==> violet: inputs <==
==> flow/design.v <==
module i2c_master(dout,sda,scl,sda_drv,scl_drv,done,ack_err,busy,clk,rst,din,newd,addr,op);
input clk,rst,op,newd;
input [7:0] din;
input [6:0] addr;
output [7:0] dout;
input sda;
input scl;
output sda_drv;
output scl_drv;
output reg done, ack_err, busy;
parameter sys_freq = 40000000; 
parameter i2c_freq = 100000; 
parameter clk_count4 = sys_freq / i2c_freq;
parameter clk_count1 = clk_count4/4;
reg sda_t, scl_t, scl_en;
reg r_scl;
reg [1:0] pulse;
integer count1;
always @(posedge clk) begin
	if(rst) begin
		pulse <= 0;
		count1 <= 0;
	end
	else if(busy == 0) begin
		pulse <= 0;
		count1 <= 0;
	end
	else if(count1 == clk_count1-1) begin
		pulse <= 1;
		count1 <= count1+1;
	end
	else if(count1 == clk_count1*2-1) begin
		pulse <= 2;
		count1 <= count1+1;
	end
	else if(count1 == clk_count1*3-1) begin
		pulse <= 3;
		count1 <= count1+1;
	end
	else if(count1 == clk_count1*4-1) begin
		pulse <= 0;
		count1 <= 0;
	end
	else begin
		count1 <= count1 + 1;
	end
end
typedef enum logic [3:0]
		  {IDLE = 4'd0, 
		  START = 4'd1, 
		  WRITE_ADD = 4'd2, 
		  ACK_1 = 4'd3, 
		  WRITE_DATA = 4'd4, 
		  ACK_2 = 4'd5, 
		  STOP = 4'd6, 
		  MASTER_NACK = 4'd7,
		  READ_DATA = 4'd8} state_type;
state_type state;
reg [7:0] tx_data, rx_data;
reg [7:0] add;
reg sda_en, r_ack;
reg [3:0] bit_count;
always@(posedge clk) begin
	if(rst) begin
		state <= IDLE;
		bit_count <= 0;
		sda_t <= 0;
		scl_t <= 0;
		scl_en <= 1;
		tx_data <= 0;
		add <= 0;
		ack_err <= 0;
		busy <= 0;
		done <= 0;
		sda_en <= 0;
		r_ack <= 0;
		rx_data <= 0;
		r_scl <= 0;
	end
	else
		case(state) 
			IDLE: begin
				done <= 0;
				if(newd) begin
					state <= START;
					tx_data <= din;
					add <= {addr,op};
					busy <= 1;
					ack_err <= 0;
				end
				else begin
					state <= IDLE;
					tx_data <= 0;
					add <= 0;
					busy <= 0;
					ack_err <= 0;
				end
			end
			START: begin
				sda_en <= 1'b1;
				case(pulse)
					0: begin sda_t <= 1'b1; scl_t <= 1; end
					1: begin sda_t <= 1'b1; scl_t <= 1; end
					2: begin sda_t <= 1'b0; scl_t <= 1; end
					3: begin sda_t <= 1'b0; scl_t <= 1; end
				endcase
				if(count1 == clk_count1*4-1) begin
					sda_en <= 1;
					state <= WRITE_ADD;
					scl_t <= 0;
				end
				else begin
					state <= START;
				end
			end 
			WRITE_ADD: begin
				if(bit_count<=7) begin
					case(pulse) 
					0: begin scl_t <= 0; sda_t <= 1'b0; end
					1: begin scl_t <= 0; sda_t <= add[7-bit_count]; end
					2: begin scl_t <= 1;  end
					3: begin scl_t <= 1;  end
					endcase
					if(count1 == clk_count1*4-1) begin
						bit_count <= bit_count + 1;
						scl_t <= 0;
						state <= WRITE_ADD;
					end
					else begin
						state <= WRITE_ADD;
					end
				end
				else begin
					bit_count <= 0;
					state <= ACK_1;
					scl_t <= 0;
					sda_en <= 0;
				end
			end
			ACK_1: begin
				sda_en <= 0;
				case(pulse) 
					0: begin 
						scl_en <= 0;  
						if(count1 == 20)
							r_scl <= scl;
						else 	
							r_scl <= r_scl;
					end
					1: begin 
						scl_en <= 1;
						sda_t<= 1'b0; r_ack <= sda;
						scl_t <= (r_scl == 1'b1) ? 1'b0: 1'b0;
					end
					2: begin 
						scl_en <= 1;
						scl_t <= (r_scl == 1'b1) ? 1'b1: 1'b0;
					end
					3: begin 
						scl_en <= 1;
						scl_t <= (r_scl == 1'b1) ? 1'b1: 1'b0;
					end
				endcase
				if(count1 == clk_count1*4-1) begin
					if(r_scl == 1'b0) 
						state <= ACK_1;
					else if(r_ack == 0 && add[0] == 0) begin
						state <= WRITE_DATA;
						sda_en <= 1;
						scl_t <= 0;
						bit_count <= 0;
					end
					else if(r_ack == 0 && add[0] == 1) begin
						state <= READ_DATA;
						sda_en <= 0;
						scl_t <= 0;
						bit_count <= 0;
					end
					else begin
						state <= STOP;
						sda_en <= 1;
						ack_err <= 1;
					end
				end
				else begin
					state <= ACK_1;
				end
			end
			WRITE_DATA: begin
				sda_en <= 1'b1;
				if(bit_count <= 7) begin
					case(pulse) 
						0: begin scl_t <= 0; sda_t <= 1'b0; end
						1: begin scl_t <= 0; sda_t <= tx_data[7-bit_count]; end
						2: begin scl_t <= 1;  end
						3: begin scl_t <= 1;  end
					endcase
					if(count1 == clk_count1*4-1) begin
						bit_count <= bit_count + 1;
						state <= WRITE_DATA;
						scl_t <= 0;
					end
					else 
						state <= WRITE_DATA;
				end
				else begin
					state <= ACK_2;
					bit_count <= 0;
					sda_en <= 0;
				end
			end
			READ_DATA: begin
				sda_en <= 0;
				if(bit_count <= 7) begin
					case(pulse) 
						0: begin scl_t <= 0; sda_t <= 1'b0; end
						1: begin scl_t <= 0; sda_t <= 1'b0;end
						2: begin scl_t <= 1; rx_data <= (count1 == 200)?{rx_data[6:0],sda}: rx_data; end
						3: begin scl_t <= 1;  end
					endcase
					if(count1 == clk_count1*4-1) begin
						bit_count <= bit_count + 1;
						state <= READ_DATA;
						scl_t <= 0;
					end
					else 
						state <= READ_DATA;
				end
				else begin
					state <= MASTER_NACK;
					bit_count <= 0;
					sda_en <= 1;
				end
			end
			ACK_2: begin
				sda_en <= 0;
				case(pulse) 
					0: begin scl_t <= 0; sda_t <= 1'b0; end
					1: begin scl_t <= 0; sda_t <= 1'b0;end
					2: begin scl_t <= 1; sda_t<= 1'b0; r_ack <= 0; end
					3: begin scl_t <= 1;  end
				endcase
				if(count1 == clk_count1*4-1) begin
					scl_t <= 1;
					sda_t <= 0;
					if(r_ack == 0) begin
						state <= STOP;
						sda_en <= 1;
					end
					else begin
						state <= STOP;
						sda_en <= 1;
						ack_err <= 1;
					end
				end
				else begin
					state <= ACK_2;
				end
			end
			MASTER_NACK: begin
				sda_en <= 1;
				case(pulse) 
					0: begin scl_t <= 0; sda_t <= 1'b1; end
					1: begin scl_t <= 0; sda_t <= 1'b1; end
					2: begin scl_t <= 1; sda_t <= 1'b1; end
					3: begin scl_t <= 1; sda_t <= 1'b1; end
				endcase
				if(count1== clk_count1*4-1) begin
					scl_t <= 1;
					sda_t <= 0;
					state <= STOP;
				end
				else 
					state <= MASTER_NACK;
			end
			STOP: begin
				case(pulse) 
					0: begin scl_t <= 1; sda_t <= 1'b0; end
					1: begin scl_t <= 1; sda_t <= 1'b0; end
					2: begin scl_t <= 1; sda_t <= 1'b1; end
					3: begin scl_t <= 1; sda_t <= 1'b1; end
				endcase
				if(count1== clk_count1*4-1) begin
					state <= IDLE;
					done <= 1;
					busy <= 0;
					sda_en <= 1;
					scl_t <= 0;
				end
				else 
					state <= STOP;
			end
		endcase
end
assign sda_drv = (sda_en)?(sda_t==1'b0)?1'b0:1'b1:1'b1;
assign scl_drv = (scl_en==1'b1) ? scl_t : 1'b1;
assign dout = rx_data;
endmodule
module i2c_Slave(scl,sda,sda_drv,scl_drv,ack_err,clk,rst,stretch,done);
input scl,clk,rst,stretch;
input sda;
output sda_drv, scl_drv;
output reg done,ack_err;
reg sda_en,sda_t,scl_t,scl_en;
parameter sys_freq = 40000000;
parameter i2c_freq = 100000;  
parameter clk_count4 = sys_freq/i2c_freq;
parameter clk_count1 = clk_count4/4;
integer count1,i;
reg [1:0] pulse;
reg [7:0] mem[128];
reg busy;
reg [7:0] din,dout;
reg r_mem,w_mem;
reg [6:0] addr;
reg [7:0] r_addr;
always@(posedge clk) begin
	if(rst) begin
		for(i = 0;i<128;i=i+1) 
			mem[i] <= i;
		dout <= 8'b0;
	end
	else if(r_mem == 1'b1)
		dout <= mem[addr];
	else if(w_mem == 1'b1)
		mem[addr] <= din;
end
always@(posedge clk) begin
	if(rst) begin
		pulse <= 0;
		count1 <= 0;
	end
	else if(busy == 1'b0) begin
		pulse <= 2;
		count1 <= 202;
	end
	else if(count1 == clk_count1-1)begin
		pulse <= 1;
		count1 <= count1 + 1;
    end
	else if(count1 == clk_count1*2-1)begin
		pulse <= 2;
		count1 <= count1 + 1;
    end
	else if(count1 == clk_count1*3-1)begin
		pulse <= 3;
		count1 <= count1 + 1;
    end
	else if(count1 == clk_count1*4-1) begin
		pulse <= 0;
		count1 <= 0;
	end
	else begin
		count1 <= count1 + 1;
	end
end
typedef enum logic [3:0] {idle = 0, read_addr = 1, send_ack1 = 2, send_data = 3, master_ack = 4, read_data = 5, send_ack2 = 6, wait_p = 7, detect_stop = 8,wait_stretch = 9} state_type;
state_type state;
reg [3:0] bitcnt;
reg r_ack;
always@(posedge clk) begin
	if(rst) begin
		state <= idle;
		bitcnt <= 0;
		busy <= 0;
		din <= 8'd0;
		done <= 0;
		ack_err <= 0;
		sda_en <= 0;
		sda_t <= 0;
		r_mem <= 0;
		r_addr <= 0;
		addr <= 0;
		scl_t <= 0;
		scl_en <= 0;
		w_mem <= 0;
		r_ack <= 0;
	end
	else begin
		case(state) 
			idle: begin
				done <= 0;
				sda_en <= 1'b0;
				scl_en <= 0;
				if(sda == 1'b0 && scl == 1'b1) begin
					state <= wait_p;
					busy <= 1;
				end
				else 
					state <= idle;
			end
			wait_p: begin
				if(pulse == 2'b11 && count1 == 399) begin
					state <= read_addr;
				end
				else 
					state <= wait_p;
			end
			read_addr: begin
				sda_en <= 0;
				if(bitcnt <= 7) begin
					case(pulse)
						0: begin end
						1: begin end
						2: begin r_addr <= (count1==200)?{r_addr[6:0],sda}:r_addr; end
						3: begin end
					endcase
					if(count1 == clk_count1*4-1) begin
						bitcnt <= bitcnt + 1;
						state <= read_addr;
					end
					else 
						state <= read_addr;
			     end
					else begin
						if(stretch == 1'b1) begin
							state <= wait_stretch;
							bitcnt <= 0;
							scl_en <= 1;
							addr <= r_addr[7:1];
						end
						else begin
							state <= send_ack1;
							bitcnt <= 0;
							sda_en <= 1;
							scl_en <= 0;
							addr <= r_addr[7:1];
						end
					end
			end
			wait_stretch: begin
				case(pulse) 
					0: begin 
						scl_en <= 1;
						scl_t <= 0;
					end
					1: begin 
					   scl_en <= 1;
					   scl_t <= 0;
					 end
					2: begin scl_en <= 0;end
					3: begin end
				endcase
				if(count1 == clk_count1*4-1) begin
						if(stretch == 1'b1)
							state <= wait_stretch;
						else begin
							state <= send_ack1;
							scl_en <= 1'b0;
							sda_en <= 1'b1;
						end
					end
					else 
					   state <= wait_stretch;
			end
			send_ack1: begin
				sda_en <= 1;
				case(pulse)
					0: begin sda_t <= 0; scl_en <= 1; scl_t <= 1; end
					1: begin scl_en <= 0; end
					2: begin end
					3: begin end
				endcase
				if(count1 == clk_count1*4-1) begin
					if(r_addr[0] == 1'b0) begin
						state <= read_data;
						r_mem <= 1'b0;
					end
					else begin
						state <= send_data;
						r_mem <= 1'b1;
					end
				end
				else 
					state <= send_ack1;
			end
			send_data: begin
				sda_en <= 1;
				if(bitcnt <= 7) begin
					r_mem <= 0;
					case(pulse)
					0: begin end
					1: begin sda_t <= (count1==100)?dout[7-bitcnt] : sda_t; end
					2: begin end
					3: begin end
					endcase
					if(count1 == clk_count1*4-1) begin
						bitcnt<= bitcnt + 1;
						state <= send_data;
					end
					else begin
						state <= send_data;
					end
				end
				else begin
					state <= master_ack;
					bitcnt <= 0;
					sda_en <= 0;
				end
			end
			read_data: begin
				sda_en <= 0;
				if(bitcnt<= 7) begin
					case(pulse)
					0: begin end
					1: begin end
					2: begin din <=(count1==200)?{din[6:0],sda}:din; end
					3: begin end
					endcase
					if(count1 == clk_count1*4-1) begin
						state<= read_data;
						bitcnt <= bitcnt + 1;
					end
					else	
						state <= read_data;
				end
				else begin
					state <= send_ack2;
					bitcnt <= 0;
					sda_en <= 1;
					w_mem <= 1;
				end
			end
			send_ack2: begin
			sda_en <= 1;
				case(pulse)
					0: begin sda_t <= 0; end
					1: begin w_mem <= 0; end
					2: begin end
					3: begin end
				endcase
				if(count1 == clk_count1*4-1) begin
					state <= detect_stop;
					sda_en <= 0;
				end
				else 
					state <= send_ack2;
			end
			master_ack: begin
				case(pulse)
					0: begin end
					1: begin end
					2: begin r_ack <=(count1==200)?sda:r_ack; end
					3: begin end
				endcase
				if(count1 == clk_count1*4-1) begin
					if(r_ack == 1'b1) begin
						state <= detect_stop;
						sda_en <= 0;
						ack_err <= 1;
					end
					else begin
						state <= detect_stop;
						sda_en <= 0;
						ack_err <= 0;
					end
				end
				else 
					state <= master_ack;
			end
			detect_stop: begin
				sda_en <= 0;
				if(count1 == 399 && pulse == 2'b11) begin
					state <= idle;
					done <= 1;
					busy <= 0;
				end
				else 
					state <= detect_stop;
			end
			default: state <= idle;
		endcase
	end
end
assign sda_drv = (sda_en==1'b1)?sda_t:1'b1;
assign scl_drv = (scl_en == 1'b1) ? scl_t: 1'b1;
endmodule
`timescale 1ns / 1ps
module i2c_top(
input clk, rst, newd, op, stretch,
input [6:0] addr,
input [7:0] din,
output [7:0] dout,
output busy,ack_err,
output done,
output sda, scl
);
wire ack_errm, ack_errs;
wire sda_m, scl_m, sda_s, scl_s;
i2c_master master (dout,sda,scl,sda_m,scl_m,done,ack_errm,busy,clk,rst,din,newd,addr,op);
i2c_Slave slave (.clk(clk),.rst(rst),.stretch(stretch),.sda(sda),.scl(scl),.sda_drv(sda_s),.scl_drv(scl_s),.ack_err(ack_errs),.done() );
assign sda = sda_m & sda_s;
assign scl = scl_m & scl_s;
assign ack_err = ack_errs | ack_errm;
endmodule
==> flow/run.sh <==
#!/bin/bash
# the make line also repeats each setting of config.mk as NAME=value (left out here)
make -C /OpenROAD-flow-scripts/flow DESIGN_CONFIG=/design/flow/config.mk WORK_HOME=/design/flow/orfs CLKGATE_MAP_FILE= finish
==> flow/config.mk <==
export PLATFORM = sky130hd
export DESIGN_NAME = i2c_top
export DESIGN_NICKNAME = i2c_top
export VERILOG_FILES = /design/flow/design.v
export SDC_FILE = /design/flow/constraint.sdc
export NUM_CORES = 4
export LEC_CHECK = 0
export CAP_MARGIN = 20
export CORE_MARGIN = 2
export CORE_UTILIZATION = 72
export CTS_CLUSTER_DIAMETER = 357
export CTS_CLUSTER_SIZE = 14
export PLACE_DENSITY_LB_ADDON = 0.02
export SETUP_SLACK_MARGIN = 0.86
export SLEW_MARGIN = 20
==> flow/constraint.sdc <==
create_clock -name core_clock -period 2.94 [get_ports {clk}]
set_input_delay 0.5880 -clock core_clock [delete_from_list [all_inputs] [get_ports {clk}]]
set_output_delay 0.5880 -clock core_clock [all_outputs]
set_load 0.01 [all_outputs]
==> inputs of yarrow, as changes to violet <==
==> flow/config.mk (replaced) <==
export PLATFORM = sky130hd
export DESIGN_NAME = i2c_top
export DESIGN_NICKNAME = i2c_top
export VERILOG_FILES = /design/flow/design.v
export SDC_FILE = /design/flow/constraint.sdc
export NUM_CORES = 4
export LEC_CHECK = 0
export CAP_MARGIN = 20
export CORE_MARGIN = 2
export CORE_UTILIZATION = 70
export CTS_CLUSTER_DIAMETER = 349
export CTS_CLUSTER_SIZE = 25
export PLACE_DENSITY = 0.64
export SETUP_SLACK_MARGIN = 1.22
export SLEW_MARGIN = 20
==> flow/constraint.sdc (replaced) <==
create_clock -name core_clock -period 4.38 [get_ports {clk}]
set_input_delay 0.8760 -clock core_clock [delete_from_list [all_inputs] [get_ports {clk}]]
set_output_delay 0.8760 -clock core_clock [all_outputs]
set_load 0.01 [all_outputs]
==> summary of the runs <==
yarrow went through all stages and came out clean. violet finished with setup timing left.
Between violet and yarrow, the lower sequential share of layout area is in violet (gap 5.5 points).
Of yarrow and violet, violet has the higher fmax (gap 7.6%, measured against violet).
In yarrow the die size is larger than in violet, by 2.8%.
Of yarrow and violet, violet has the higher clock power (gap about 50%, measured against violet).
Power figures rest on the tool's default switching activity, not on a simulated workload.
